==> flow/design.v <==
module gainBal (
    input  wire             clk,
    input  wire             rstn,
    input  wire             din_val,
    input  wire [255:0]     din,
    input  wire [63:0]      gain,
    input  wire [31:0]      bal,
    output reg              dout_val,
    output reg  [255:0]     dout
);
reg [7:0]  gain_mem[7:0];
reg [7:0]  bal_mem[3:0];
reg [15:0] mult[0:7];
reg [47:0] quot[0:7];
integer i, j, k, l;
always @* begin
    for (l=0; l<8; l=l+1) begin
        gain_mem[l]     = gain[8*l +: 8];
        if (l < 4)
            bal_mem[l]  = bal[8*l +: 8];
    end
end
always @(posedge clk or negedge rstn) begin
    if (!rstn) begin
        for (i=0; i<8; i=i+1) begin
            mult[i] <= 16'd0;
        end
    end
    else begin
        for (i=0; i<4; i=i+1) begin
            mult[2*i  ] <= {{8{gain_mem[2*i  ][7]}}, gain_mem[2*i  ]} * {{8{~bal_mem[i][7]}}, ~bal_mem[i]};
            mult[2*i+1] <= {{8{gain_mem[2*i+1][7]}}, gain_mem[2*i+1]} * {{8{ bal_mem[i][7]}},  bal_mem[i]};
        end
    end
end
always @(posedge clk or negedge rstn) begin
    if (!rstn) begin
        dout_val    <= 1'b0;
        for (j=0; j<8; j=j+1) begin
            quot[j] <= 48'd0;
        end
    end
    else begin
        dout_val    <= din_val;
        for (j=0; j<8; j=j+1) begin
            quot[j] <= {16'd0, din[32*j +:32]} * {{32{mult[j][15]}}, mult[j]};
        end
    end
end
always @* begin
    for (k=0; k<8; k=k+1) begin
        dout[32*k +:32] = quot[k][47:16];
    end
end
endmodule
export LEC_CHECK = 0
export ABC_AREA = 0
export CAP_MARGIN = 5
export CELL_PAD_IN_SITES_GLOBAL_PLACEMENT = 0
export CORE_ASPECT_RATIO = 0.56
export CORE_MARGIN = 2
export CORE_UTILIZATION = 72
export CTS_CLUSTER_DIAMETER = 386
export CTS_CLUSTER_SIZE = 15
export GPL_ROUTABILITY_DRIVEN = 1
export PLACE_DENSITY_LB_ADDON = 0.01
export SETUP_SLACK_MARGIN = 0.58
export SLEW_MARGIN = 10
export TNS_END_PERCENT = 85
create_clock -name core_clock -period 2.01 [get_ports {clk}]
run.sh (not shown) runs the stock make flow with config.mk's settings and CLKGATE_MAP_FILE=.
The first run completed and failed the layout checks on setup timing.
Then changed:
ABC_AREA = default   (was 0)
CAP_MARGIN = 15   (was 5)
CELL_PAD_IN_SITES_GLOBAL_PLACEMENT = default   (was 0)
CORE_ASPECT_RATIO = default   (was 0.56)
CTS_CLUSTER_DIAMETER = 314   (was 386)
CTS_CLUSTER_SIZE = default   (was 15)
GPL_ROUTABILITY_DRIVEN = default   (was 1)
PLACE_DENSITY_LB_ADDON = default   (was 0.01)
SETUP_SLACK_MARGIN = -0.59   (was 0.58)
SLEW_MARGIN = 20   (was 10)
TNS_END_PERCENT = default   (was 85)
clock period = 5.84 ns   (was 2.01 ns; I/O delays follow)
Result: The new run reached the layout checks and failed them: setup timing. Maximum frequency rose by 2.6%. Via count fell by 4.8%. First-iteration DRC count fell by 39%. Final cell count fell by 2.7%.
Then changed:
ABC_AREA = 1   (was default)
CAP_MARGIN = 20   (was 15)
CORE_ASPECT_RATIO = 0.72   (was default)
CTS_CLUSTER_DIAMETER = 376   (was 314)
CTS_CLUSTER_SIZE = 100   (was default)
HOLD_SLACK_MARGIN = 0.3   (was default)
PLACE_DENSITY = 0.37   (was default)
SETUP_SLACK_MARGIN = default   (was -0.59)
TNS_END_PERCENT = 10   (was default)
clock period = 4.7 ns   (was 5.84 ns; I/O delays follow)
=> The changed run aborted during 5_1_grt on GRT-0232; area after synthesis came out higher by 9.1%; synthesized cell count came out higher by 31%; die size came out higher by 9.1%.
Then changed:
ABC_AREA = default   (was 1)
CORE_ASPECT_RATIO = default   (was 0.72)
CTS_CLUSTER_DIAMETER = default   (was 376)
CTS_CLUSTER_SIZE = 22   (was 100)
HOLD_SLACK_MARGIN = default   (was 0.3)
PLACE_DENSITY = default   (was 0.37)
TNS_END_PERCENT = default   (was 10)
clock period = 6.84 ns   (was 4.7 ns; I/O delays follow)
- With this change the flow finished but failed the layout checks on setup timing
- die size goes down by 8.3%
- synthesized area decreases by 8.4%
- synthesized cell count came out lower by 23%
Then changed:
CELL_PAD_IN_SITES_GLOBAL_PLACEMENT = 3   (was default)
CORE_UTILIZATION = 50   (was 72)
CTS_CLUSTER_SIZE = default   (was 22)
GPL_ROUTABILITY_DRIVEN = 0   (was default)
HOLD_SLACK_MARGIN = 0.21   (was default)
MAX_ROUTING_LAYER = met4   (was default)
MIN_ROUTING_LAYER = met1   (was default)
SLEW_MARGIN = 35   (was 20)
clock period = 9.0 ns   (was 6.84 ns; I/O delays follow)
This time the run produced a clean layout.
Hold slack gets better by 0.40 ns.
Area after synthesis does not change.
Worst setup slack gets better by 0.73 ns.
Die size grows by 44%.
Clock-buffer cell count grows by 7.
Cell area shrinks by 6.2%.
First-iteration DRC count shrinks by 39%.
Sequential share of layout area grows by 0.36 points.
Then changed:
CAP_MARGIN = 15   (was 20)
CELL_PAD_IN_SITES_GLOBAL_PLACEMENT = default   (was 3)
CORE_UTILIZATION = 72   (was 50)
GPL_ROUTABILITY_DRIVEN = default   (was 0)
HOLD_SLACK_MARGIN = 0.3   (was 0.21)
MAX_ROUTING_LAYER = default   (was met4)
MIN_ROUTING_LAYER = default   (was met1)
SETUP_SLACK_MARGIN = -0.51   (was default)
SLEW_MARGIN = 20   (was 35)
clock period = 5.05 ns   (was 9.0 ns; I/O delays follow)
Effect: The changed run produced a layout that fails on setup timing; synthesized cell count does not change; core utilization rose by 32 points; first-iteration DRC count went up by well over a third; final area is higher by roughly a tenth; sequential cell count does not change; worst hold slack is worse by 0.32 ns; global-route usage rose by 12 points; die size decreases by a quarter to a third.
